## Hq2x
module Hq2x #(parameter LENGTH = 16, parameter HALF_DEPTH = 1, parameter DWIDTH = HALF_DEPTH ? 11 : 23)
(
	input             clk,
	input             ce_in,
	input  [DWIDTH:0] inputpixel,
	input             mono,
	input             disable_hq2x,
	input             reset_frame,
	input             reset_line,
	input             ce_out,
	input       [1:0] read_y,
	input             hblank,
	output [DWIDTH:0] outpixel
);
localparam AWIDTH = $clog2(LENGTH)-1;
localparam DWIDTH1 = DWIDTH+1;
function [5:0] hq_table;
	input [7:0] idx;
begin
	case (idx)
		8'd0: hq_table = 6'd19;
		8'd1: hq_table = 6'd19;
		8'd2: hq_table = 6'd26;
		8'd3: hq_table = 6'd11;
		8'd4: hq_table = 6'd19;
		8'd5: hq_table = 6'd19;
		8'd6: hq_table = 6'd26;
		8'd7: hq_table = 6'd11;
		8'd8: hq_table = 6'd23;
		8'd9: hq_table = 6'd15;
		8'd10: hq_table = 6'd47;
		8'd11: hq_table = 6'd35;
		8'd12: hq_table = 6'd23;
		8'd13: hq_table = 6'd15;
		8'd14: hq_table = 6'd55;
		8'd15: hq_table = 6'd39;
		8'd16: hq_table = 6'd19;
		8'd17: hq_table = 6'd19;
		8'd18: hq_table = 6'd26;
		8'd19: hq_table = 6'd58;
		8'd20: hq_table = 6'd19;
		8'd21: hq_table = 6'd19;
		8'd22: hq_table = 6'd26;
		8'd23: hq_table = 6'd58;
		8'd24: hq_table = 6'd23;
		8'd25: hq_table = 6'd15;
		8'd26: hq_table = 6'd35;
		8'd27: hq_table = 6'd35;
		8'd28: hq_table = 6'd23;
		8'd29: hq_table = 6'd15;
		8'd30: hq_table = 6'd7;
		8'd31: hq_table = 6'd35;
  ...
Settings: LEC_CHECK=0, ABC_AREA=1, CAP_MARGIN=5, CORE_MARGIN=2, CORE_UTILIZATION=72, CTS_CLUSTER_DIAMETER=28, CTS_CLUSTER_SIZE=82, PLACE_DENSITY_LB_ADDON=0.2, SETUP_SLACK_MARGIN=1.13, SLEW_MARGIN=20; clock period 3.8 ns.
run.sh (not shown) runs the stock make flow with config.mk's settings and CLKGATE_MAP_FILE=.
The baseline died in global routing, error GRT-0229.
Edit:
==> flow/config.mk (replaced) <==
export PLATFORM = sky130hd
export DESIGN_NAME = Hq2x
export DESIGN_NICKNAME = Hq2x
export VERILOG_FILES = /design/flow/design.v
export SDC_FILE = /design/flow/constraint.sdc
export NUM_CORES = 4
export LEC_CHECK = 0
export CAP_MARGIN = 20
export CORE_MARGIN = 2
export CORE_UTILIZATION = 70
export PLACE_DENSITY = 0.6
export SLEW_MARGIN = 20
==> flow/constraint.sdc (replaced) <==
create_clock -name core_clock -period 5.4 [get_ports {clk}]
set_input_delay 1.0800 -clock core_clock [delete_from_list [all_inputs] [get_ports {clk}]]
set_output_delay 1.0800 -clock core_clock [all_outputs]
set_load 0.01 [all_outputs]
=> The changed run finished with setup timing left. Area after synthesis shrinks by 1.5%. Synthesized cell count decreases by 33%. Die size rises by 1.3%.
Edit:
--- a/flow/config.mk
+++ b/flow/config.mk
@@ -9,4 +9,3 @@
 export CORE_MARGIN = 2
-export CORE_UTILIZATION = 70
-export PLACE_DENSITY = 0.6
+export CORE_UTILIZATION = 67
 export SLEW_MARGIN = 20
==> flow/constraint.sdc (replaced) <==
create_clock -name core_clock -period 4.01 [get_ports {clk}]
set_input_delay 0.8020 -clock core_clock [delete_from_list [all_inputs] [get_ports {clk}]]
set_output_delay 0.8020 -clock core_clock [all_outputs]
set_load 0.01 [all_outputs]
Effect: The new run reached the layout checks and failed them: setup timing; first-iteration DRC count fell by roughly a tenth; setup slack degrades by 1.3 ns; die area is higher by a few percent; synthesized cell count stays the same; final cell count went up by a few percent.

* * *

Starting RTL as in the previous note.
export LEC_CHECK = 0
export ABC_AREA = 0
export CAP_MARGIN = 15
export CELL_PAD_IN_SITES_DETAIL_PLACEMENT = 1
export CORE_ASPECT_RATIO = 0.98
export CORE_MARGIN = 5
export CORE_UTILIZATION = 22
export GPL_ROUTABILITY_DRIVEN = 1
export MAX_ROUTING_LAYER = met5
export MIN_ROUTING_LAYER = met2
export PLACE_DENSITY_LB_ADDON = 0.15
export SLEW_MARGIN = 20
export TNS_END_PERCENT = 75
create_clock -name core_clock -period 4.6 [get_ports {clk}]
The baseline finished but fails on negative setup slack.
Then changed:
- ABC_AREA: 0 -> default
- CAP_MARGIN: 15 -> 5
- CELL_PAD_IN_SITES_DETAIL_PLACEMENT: 1 -> default
- CORE_ASPECT_RATIO: 0.98 -> default
- CORE_MARGIN: 5 -> 2
- CORE_UTILIZATION: 22 -> 72
- GPL_ROUTABILITY_DRIVEN: 1 -> default
- MAX_ROUTING_LAYER: met5 -> default
- MIN_ROUTING_LAYER: met2 -> default
- PLACE_DENSITY: default -> 0.37
- PLACE_DENSITY_LB_ADDON: 0.15 -> default
- TNS_END_PERCENT: 75 -> default
- clock period: 4.6 -> 4.01 ns (I/O delays scaled with it)
The new run produced a layout that fails on negative setup slack.
Flip-flop count stays the same.
Sequential power rises by about 15%.
Sequential share of layout area rises by 3.5 points.
Worst setup slack gets worse by 0.95 ns.
Clock-buffer cell count falls by 79.
Synthesized area is unchanged.
Cell count falls by 34%.
Die area falls by about 70%.
Critical path depth rises by 1.
Then changed:
- ABC_AREA: default -> 1
- CAP_MARGIN: 5 -> 40
- CTS_CLUSTER_DIAMETER: default -> 396
- CTS_CLUSTER_SIZE: default -> 17
- PLACE_DENSITY: 0.37 -> 0.6
- SETUP_SLACK_MARGIN: default -> -0.3
The changed run finished but failed the layout checks on negative setup slack.
Clock skew goes up by 0.018 ns.
Wire length goes down by about 9%.
Setup slack improved by 0.87 ns.
Cell count goes up by about 30%.
Clock power goes down by about 34%.
Global-route usage goes down by 3.0 points.
Register-to-register slack improved by 0.87 ns.
Combinational power goes up by about 11%.
Sequential cell count is unchanged.
Utilization goes down by 1.7 points.
Total power goes down by 7.7%.
Then changed:
- CAP_MARGIN: 40 -> 20
- CORE_UTILIZATION: 72 -> 70
- CTS_CLUSTER_DIAMETER: 396 -> default
- SETUP_SLACK_MARGIN: -0.3 -> default
- clock period: 4.01 -> 4.49 ns (I/O delays scaled with it)
The changed run finished but fails on negative setup slack.
Via count shrinks by 0.69%.
Cell area grows by about 2.3%.
Power is lower by 1.5%.
Sequential share of layout area shrinks by 1.3 points.
Non-clock buffer count falls by 155.
Then changed:
- ABC_AREA: 1 -> default
- CORE_UTILIZATION: 70 -> 52
- CTS_CLUSTER_SIZE: 17 -> default
- clock period: 4.49 -> 7.21 ns (I/O delays scaled with it)
After rerunning: This time the run ran to the end with no violations; total power decreases by about 45%; combinational power went down by 64%; final area went down by about 7%; final cell count falls by 23%; worst setup slack gains 1.6 ns; register-to-register slack improved by 1.6 ns; area after synthesis decreases by about 1.5%; wire length goes down by 17%; non-clock buffer count came out lower by 847; via count shrinks by about 30%.
Then changed:
- CORE_UTILIZATION: 52 -> 72
- CTS_CLUSTER_DIAMETER: default -> 258
- clock period: 7.21 -> 4.01 ns (I/O delays scaled with it)
With this change the flow ran to the end with violations: negative setup slack; synthesized area does not change; critical path depth went down by 1; clock-buffer cell count decreases by 31; sequential share of layout area falls by 3.4 points; design area is higher by 5.8%; global-route usage is higher by 18 points; cell count falls by 1.4%; wire length goes up by 31%; hold slack improved by 0.018 ns; power grows by 100%; clock power goes up by 78%.
No activity file was given, so power comes from the tool's default toggle rates.
